==> run a <==
==> flow/design.v <==
module MUX(input [31:0] DMAport, output reg [24:0] out0, out1, out2, out3, out4, out5);
	always @ (*) begin
		out0 = 25'b0;
		out1 = 25'b0;
		out2 = 25'b0;
		out3 = 25'b0;
		out4 = 25'b0;
		out5 = 25'b0;
		case(DMAport[2:0])
			3'b000: out0 = DMAport[31:7];
			3'b001: out1 = DMAport[31:7];
			3'b010: out2 = DMAport[31:7];
			3'b011: out3 = DMAport[31:7];
			3'b100: out4 = DMAport[31:7];
			3'b101: out5 = DMAport[31:7];
			default:;
		endcase
	end
endmodule
module Register(input clk, input rst, input enable, input [23:0] datain, output reg [23:0] dataout);
	always @ (posedge clk or posedge rst) begin
		if (rst)
			dataout <= 24'b0;
		else if(enable)
			dataout <= datain;
	end
endmodule
module Wallace_BaughWooley (
    input  signed [7:0] a,
    input  signed [7:0] b,
    output signed [15:0] prod
);
    assign prod = a * b;
endmodule
module ConvEngine (
    input         clk,
    input         rst,
    input  [31:0] DMAport,        
    input         acc_enable,     
    input         acc_clear,      
    output [31:0] result          
);
    wire [24:0] mux_out0, mux_out1, mux_out2, mux_out3, mux_out4, mux_out5;
    MUX demux (
        .DMAport(DMAport),
        .out0(mux_out0),
        .out1(mux_out1),
        .out2(mux_out2),
        .out3(mux_out3),
        .out4(mux_out4),
        .out5(mux_out5)
    );
    wire [23:0] reg_data [5:0];
    Register reg0 (
        .clk(clk),
        .rst(rst),
        .enable(mux_out0[0]),
        .datain(mux_out0[24:1]),
        .dataout(reg_data[0])
    );
    Register reg1 (
        .clk(clk),
        .rst(rst),
        .enable(mux_out1[0]),
        .datain(mux_out1[24:1]),
        .dataout(reg_data[1])
    );
    Register reg2 (
        .clk(clk),
        .rst(rst),
        .enable(mux_out2[0]),
        .datain(mux_out2[24:1]),
        .dataout(reg_data[2])
    );
    Register reg3 (
        .clk(clk),
        .rst(rst),
        .enable(mux_out3[0]),
        .datain(mux_out3[24:1]),
        .dataout(reg_data[3])
    );
    Register reg4 (
        .clk(clk),
        .rst(rst),
        .enable(mux_out4[0]),
        .datain(mux_out4[24:1]),
        .dataout(reg_data[4])
    );
    Register reg5 (
        .clk(clk),
        .rst(rst),
        .enable(mux_out5[0]),
        .datain(mux_out5[24:1]),
        .dataout(reg_data[5])
    );
    wire signed [7:0] pixel [8:0];
    wire signed [7:0] kernel [8:0];
    assign pixel[0] = reg_data[0][23:16];
    assign pixel[1] = reg_data[0][15:8];
    assign pixel[2] = reg_data[0][7:0];
    assign pixel[3] = reg_data[1][23:16];
    assign pixel[4] = reg_data[1][15:8];
    assign pixel[5] = reg_data[1][7:0];
    assign pixel[6] = reg_data[2][23:16];
    assign pixel[7] = reg_data[2][15:8];
    assign pixel[8] = reg_data[2][7:0];
    assign kernel[0] = reg_data[3][23:16];
    assign kernel[1] = reg_data[3][15:8];
    assign kernel[2] = reg_data[3][7:0];
    assign kernel[3] = reg_data[4][23:16];
    assign kernel[4] = reg_data[4][15:8];
    assign kernel[5] = reg_data[4][7:0];
    assign kernel[6] = reg_data[5][23:16];
    assign kernel[7] = reg_data[5][15:8];
    assign kernel[8] = reg_data[5][7:0];
    wire signed [15:0] prod [8:0];
    Wallace_BaughWooley mult0 (.a(pixel[0]), .b(kernel[0]), .prod(prod[0]));
    Wallace_BaughWooley mult1 (.a(pixel[1]), .b(kernel[1]), .prod(prod[1]));
    Wallace_BaughWooley mult2 (.a(pixel[2]), .b(kernel[2]), .prod(prod[2]));
    Wallace_BaughWooley mult3 (.a(pixel[3]), .b(kernel[3]), .prod(prod[3]));
    Wallace_BaughWooley mult4 (.a(pixel[4]), .b(kernel[4]), .prod(prod[4]));
    Wallace_BaughWooley mult5 (.a(pixel[5]), .b(kernel[5]), .prod(prod[5]));
    Wallace_BaughWooley mult6 (.a(pixel[6]), .b(kernel[6]), .prod(prod[6]));
    Wallace_BaughWooley mult7 (.a(pixel[7]), .b(kernel[7]), .prod(prod[7]));
    Wallace_BaughWooley mult8 (.a(pixel[8]), .b(kernel[8]), .prod(prod[8]));
    wire signed [31:0] prod_ext [8:0];
    assign prod_ext[0] = {{16{prod[0][15]}}, prod[0]};
    assign prod_ext[1] = {{16{prod[1][15]}}, prod[1]};
    assign prod_ext[2] = {{16{prod[2][15]}}, prod[2]};
    assign prod_ext[3] = {{16{prod[3][15]}}, prod[3]};
    assign prod_ext[4] = {{16{prod[4][15]}}, prod[4]};
    assign prod_ext[5] = {{16{prod[5][15]}}, prod[5]};
    assign prod_ext[6] = {{16{prod[6][15]}}, prod[6]};
    assign prod_ext[7] = {{16{prod[7][15]}}, prod[7]};
    assign prod_ext[8] = {{16{prod[8][15]}}, prod[8]};
    wire signed [31:0] sum_products;
    assign sum_products = prod_ext[0] + prod_ext[1] + prod_ext[2] +
                          prod_ext[3] + prod_ext[4] + prod_ext[5] +
                          prod_ext[6] + prod_ext[7] + prod_ext[8];
    reg signed [31:0] accumulator;
    always @(posedge clk or posedge rst) begin
        if (rst) begin
            accumulator <= 32'b0;
        end else if (acc_clear) begin
            accumulator <= 32'b0;
        end else if (acc_enable) begin
            accumulator <= accumulator + sum_products;
        end
    end
    assign result = accumulator;
endmodule
==> flow/run.sh <==
#!/bin/bash
# the make line also repeats each setting of config.mk as NAME=value (left out here)
make -C /OpenROAD-flow-scripts/flow DESIGN_CONFIG=/design/flow/config.mk WORK_HOME=/design/flow/orfs CLKGATE_MAP_FILE= finish
==> flow/config.mk <==
export PLATFORM = sky130hd
export DESIGN_NAME = ConvEngine
export DESIGN_NICKNAME = ConvEngine
export VERILOG_FILES = /design/flow/design.v
export SDC_FILE = /design/flow/constraint.sdc
export NUM_CORES = 4
export LEC_CHECK = 0
export ABC_AREA = 0
export CAP_MARGIN = 25
export CORE_MARGIN = 2
export CORE_UTILIZATION = 16
export CTS_CLUSTER_DIAMETER = 367
export CTS_CLUSTER_SIZE = 100
export PLACE_DENSITY = 0.81
export SLEW_MARGIN = 20
export TNS_END_PERCENT = 25
==> flow/constraint.sdc <==
create_clock -name core_clock -period 10.0 [get_ports {clk}]
set_input_delay 2.0000 -clock core_clock [delete_from_list [all_inputs] [get_ports {clk}]]
set_output_delay 2.0000 -clock core_clock [all_outputs]
set_load 0.01 [all_outputs]
==> inputs of run b, as changes to run a <==
==> flow/config.mk (replaced) <==
export PLATFORM = sky130hd
export DESIGN_NAME = ConvEngine
export DESIGN_NICKNAME = ConvEngine
export VERILOG_FILES = /design/flow/design.v
export SDC_FILE = /design/flow/constraint.sdc
export NUM_CORES = 4
export LEC_CHECK = 0
export CAP_MARGIN = 20
export CORE_MARGIN = 2
export CORE_UTILIZATION = 40
export SLEW_MARGIN = 20
==> flow/constraint.sdc (replaced) <==
create_clock -name core_clock -period 16.0 [get_ports {clk}]
set_input_delay 3.2000 -clock core_clock [delete_from_list [all_inputs] [get_ports {clk}]]
set_output_delay 3.2000 -clock core_clock [all_outputs]
set_load 0.01 [all_outputs]
==> inputs of run c, as changes to run a <==
==> flow/config.mk (replaced) <==
export PLATFORM = sky130hd
export DESIGN_NAME = ConvEngine
export DESIGN_NICKNAME = ConvEngine
export VERILOG_FILES = /design/flow/design.v
export SDC_FILE = /design/flow/constraint.sdc
export NUM_CORES = 4
export LEC_CHECK = 0
export CAP_MARGIN = 20
export CORE_MARGIN = 2
export CORE_UTILIZATION = 44
export SLEW_MARGIN = 20
==> flow/constraint.sdc (replaced) <==
create_clock -name core_clock -period 5.15 [get_ports {clk}]
set_input_delay 1.0300 -clock core_clock [delete_from_list [all_inputs] [get_ports {clk}]]
set_output_delay 1.0300 -clock core_clock [all_outputs]
set_load 0.01 [all_outputs]
==> inputs of run d, as changes to run a <==
==> flow/config.mk (replaced) <==
export PLATFORM = sky130hd
export DESIGN_NAME = ConvEngine
export DESIGN_NICKNAME = ConvEngine
export VERILOG_FILES = /design/flow/design.v
export SDC_FILE = /design/flow/constraint.sdc
export NUM_CORES = 4
export LEC_CHECK = 0
export CAP_MARGIN = 20
export CORE_MARGIN = 2
export CORE_UTILIZATION = 72
export MAX_ROUTING_LAYER = met4
export PLACE_DENSITY_LB_ADDON = 0.06
export SETUP_SLACK_MARGIN = 1.93
export SLEW_MARGIN = 20
==> run summary <==
run metrics: worst hold path depth 2, status timing/DRC/antenna clean, Critical R2R Launch reg4.dataout[8], DIE HEIGHT 476.6 µm, Late-Pin Clk Latency 510 ps, WL per Instance 13.88 µm, Register-to-Register Path Depth 26, clock buffer count 18
Source of the figures above: run a

==> run summary <==
run metrics: Late-Pin Clk Latency 520 ps, Final clock-cell share 1.505%, Commonest cells post-synth inv_1, fa_1, and2_1, Critical R2R Launch reg5.dataout[0], post-route ant nets 0, status timing/DRC/antenna clean, clock buffer count 17, Register-to-Register Path Depth 26, worst hold path depth 2, FMAX 0.1022 GHz, DIE HEIGHT 302.9 µm, WL per Instance 18.35 µm
Source of the figures above: run b

==> run summary <==
run metrics: WL per Instance 18.99 µm, worst hold path depth 1, Late-Pin Clk Latency 520 ps, clock buffer count 19, Register-to-Register Path Depth 29, Final WS setup -3356 ps, status failed layout checks, Failed Checks negative setup slack, DIE HEIGHT 289.0 µm, final setup fails 29
Source of the figures above: run c

==> run summary <==
run metrics: GRT overflow 0, HP Start accumulator[3], Setup Fix Bufs, Post-CTS 76, fa+ha+maj area frac 58.38%, worst hold path depth 2, clock buffer count 18, met3 GRT Util 8.902%, WL per Instance 21.95 µm, status timing/DRC/antenna clean, Late-Pin Clk Latency 520 ps, # rows 81
Source of the figures above: run d


==> inputs of run Y <==
// ConvEngine: RTL as listed in full above, without the edits since
clock: 10.0 ns
lec_check: 0
cap_margin: 35
cell_pad_in_sites_detail_placement: 2
cell_pad_in_sites_global_placement: 1
core_margin: 5
core_utilization: 72
cts_cluster_diameter: 204
gpl_timing_driven: 1
min_routing_layer: met2
place_density_lb_addon: 0.26
setup_slack_margin: 2.63
slew_margin: 20
tns_end_percent: 75
run.sh (not shown) runs the stock make flow with config.mk's settings and CLKGATE_MAP_FILE=.
==> inputs of run H, as changes to run Y <==
- CAP_MARGIN: 35 -> 20
- CELL_PAD_IN_SITES_DETAIL_PLACEMENT: 2 -> default
- CELL_PAD_IN_SITES_GLOBAL_PLACEMENT: 1 -> default
- CORE_MARGIN: 5 -> 2
- CTS_CLUSTER_DIAMETER: 204 -> default
- CTS_CLUSTER_SIZE: default -> 38
- GPL_TIMING_DRIVEN: 1 -> default
- MAX_ROUTING_LAYER: default -> met4
- MIN_ROUTING_LAYER: met2 -> default
- PLACE_DENSITY_LB_ADDON: 0.26 -> default
- SETUP_SLACK_MARGIN: 2.63 -> default
- TNS_END_PERCENT: 75 -> default
==> flow/constraint.sdc (replaced) <==
create_clock -name core_clock -period 6.42 [get_ports {clk}]
set_input_delay 1.2840 -clock core_clock [delete_from_list [all_inputs] [get_ports {clk}]]
set_output_delay 1.2840 -clock core_clock [all_outputs]
set_load 0.01 [all_outputs]
==> inputs of run Z, as changes to run Y <==
- CAP_MARGIN: 35 -> 20
- CELL_PAD_IN_SITES_DETAIL_PLACEMENT: 2 -> default
- CELL_PAD_IN_SITES_GLOBAL_PLACEMENT: 1 -> default
- CORE_MARGIN: 5 -> 2
- CORE_UTILIZATION: 72 -> 24
- CTS_CLUSTER_DIAMETER: 204 -> default
- GPL_TIMING_DRIVEN: 1 -> default
- MIN_ROUTING_LAYER: met2 -> default
- PLACE_DENSITY_LB_ADDON: 0.26 -> default
- SETUP_SLACK_MARGIN: 2.63 -> default
- TNS_END_PERCENT: 75 -> default
==> flow/constraint.sdc (replaced) <==
create_clock -name core_clock -period 10.9 [get_ports {clk}]
set_input_delay 2.1800 -clock core_clock [delete_from_list [all_inputs] [get_ports {clk}]]
set_output_delay 2.1800 -clock core_clock [all_outputs]
set_load 0.01 [all_outputs]
==> inputs of run F, as changes to run Y <==
- ABC_AREA: default -> 0
- CAP_MARGIN: 35 -> 25
- CELL_PAD_IN_SITES_DETAIL_PLACEMENT: 2 -> default
- CELL_PAD_IN_SITES_GLOBAL_PLACEMENT: 1 -> default
- CORE_MARGIN: 5 -> 2
- CTS_CLUSTER_DIAMETER: 204 -> 367
- CTS_CLUSTER_SIZE: default -> 100
- GPL_TIMING_DRIVEN: 1 -> default
- MIN_ROUTING_LAYER: met2 -> default
- PLACE_DENSITY: default -> 0.81
- PLACE_DENSITY_LB_ADDON: 0.26 -> default
- SETUP_SLACK_MARGIN: 2.63 -> default
- TNS_END_PERCENT: 75 -> 25
==> comparison <==
Clock skew: run Z > run H > run F.
Of run F and run H, run H has the higher routed wire length (gap 14%, measured against run H).
Run Z finished clean. Run F passed the timing, DRC and antenna checks. Run H completed, yet does not pass: setup timing. Run Y aborted during detailed placement.
Synthesized cell count is the same in run Y and run H.
Setup slack, lowest first: run H, run F, run Z.
==> figures <==
metric	run F	run H	run Z	run Y
Number of gates resized after CTS	0	123	0	-
Startpoint of the lowest-slack register-to-register path	reg2.dataout[23]	reg0.dataout[23]	reg5.dataout[17]	-
Critical Path Max Stage Delay	720 ps	640 ps	670 ps	-
CTS root buffer	clkbuf_16	clkbuf_16	clkbuf_16	-
Status	finished clean	finished with violations	finished clean	did not finish
Stage where the flow stopped	-	-	-	detailed placement
Violated checks	-	setup timing	-	-
Hold violation count in the final report	0	0	0	-
R2R Setup Slk	300 ps	-2250 ps	1280 ps	-
Final number of max-transition violations	0	0	0	-
